## job 5353
## alu_top
module alu_top (
    input clk,
    input [15:0] a,
    input [15:0] b,
    input [5:0] alufn,
    input fail,
    output reg z,
    output reg v,
    output reg n,
    output reg [15:0] out
  );
Size: roughly 58 flip-flops, ~59 I/O pins.
Settings: LEC_CHECK=0, ABC_AREA=1, CAP_MARGIN=15, CORE_MARGIN=2, CORE_UTILIZATION=72, CTS_CLUSTER_DIAMETER=303, CTS_CLUSTER_SIZE=99, SLEW_MARGIN=20; clock period 64.1 ns.
run.sh (not shown) runs the stock make flow with config.mk's settings and CLKGATE_MAP_FILE=.
3_5_place_dp: job 5353 exited with error
#### Input delta (job 5949 over job 5353)
# job 5353
export LEC_CHECK = 0
export ABC_AREA = 1
export CAP_MARGIN = 15
export CORE_MARGIN = 2
export CORE_UTILIZATION = 72
export CTS_CLUSTER_DIAMETER = 303
export CTS_CLUSTER_SIZE = 99
export SLEW_MARGIN = 20
create_clock -name core_clock -period 64.1 [get_ports {clk}]
# job 5949
export LEC_CHECK = 0
export CAP_MARGIN = 20
export CORE_MARGIN = 2
export CORE_UTILIZATION = 68
export CTS_CLUSTER_DIAMETER = 303
export CTS_CLUSTER_SIZE = 99
export SLEW_MARGIN = 20
create_clock -name core_clock -period 64.1 [get_ports {clk}]
--- outcome ---
- When job 5949 is set beside job 5353, its row count turns out to be about 4.5% larger.
- Diff job 5353 -> job 5949: mean instance size in the synthesized netlist higher; die span in y higher.
- Going from job 5353 to job 5949, the fraction of synthesized cell area in xor and xnor cells was found to have gone down by 1.0 points.
- The final RePlAce weighted congestion reported for job 5949 is smaller than that of job 5353 by about 3%.
- Portion of the post-synthesis area used by sequential elements of job 5949 is on par with job 5353.
- Total die area, job 5949 vs job 5353: up by a little under 10%
- Going from job 5353 to job 5949, unique cell type count in the Yosys netlist moved up, post-synthesis adder-cell area fraction moved down, synthesized cell count moved down.
- The higher complex-gate fraction of the synthesized area came out of job 5949.
- Seen in the log of job 5949: DPL-0038 during 4_1_cts, after which the run never completed.
What job 312 does differently from job 5949 at the input level:
# job 5949
export LEC_CHECK = 0
export CAP_MARGIN = 20
export CORE_MARGIN = 2
export CORE_UTILIZATION = 68
export CTS_CLUSTER_DIAMETER = 303
export CTS_CLUSTER_SIZE = 99
export SLEW_MARGIN = 20
create_clock -name core_clock -period 64.1 [get_ports {clk}]
# job 312
export LEC_CHECK = 0
export CAP_MARGIN = 20
export CORE_MARGIN = 2
export CORE_UTILIZATION = 65
export SLEW_MARGIN = 20
create_clock -name core_clock -period 65.6 [get_ports {clk}]
Notes after the runs:
Job 312 terminated abnormally: 5_1_grt reported GRT-0116. Relative to job 5949, standard cell core area has increased by 2900 um^2 in job 312. Placer's final routability congestion estimate sits lower in job 312 than in job 5949. The total die size reported for job 312 is greater than that of job 5949 by about 4.5%. [compare] base=job 5949 new=job 312: proportion of synthesized chip area in sequential cells level; placed standard-cell area went down by 0.67%; adder-cell share of the synthesized area level.
Input-level comparison between job 2370 and job 312:
# job 312
export LEC_CHECK = 0
export CAP_MARGIN = 20
export CORE_MARGIN = 2
export CORE_UTILIZATION = 65
export SLEW_MARGIN = 20
create_clock -name core_clock -period 65.6 [get_ports {clk}]
# job 2370
export LEC_CHECK = 0
export CAP_MARGIN = 20
export CORE_MARGIN = 2
export CORE_UTILIZATION = 55
export CTS_CLUSTER_DIAMETER = 360
export HOLD_SLACK_MARGIN = 0.29
export SLEW_MARGIN = 20
export TNS_END_PERCENT = 100
create_clock -name core_clock -period 65.6 [get_ports {clk}]
[summary]
- Status(job 2370) = ERROR, stage = 5_1_grt
- Job 2370: count of buffers added by post-CTS timing repair for setup is 19% higher than what job 312 reported.
- Going from job 312 to job 2370, die area grew by more than 10%.
- On post-synthesis chip area from yosys, job 312 and job 2370 are basically level.
- Placement-stage cell area in job 2370 is 1.5% above job 312.
- Summary of the comparison: width of the die is higher in job 2370, relative to job 312.
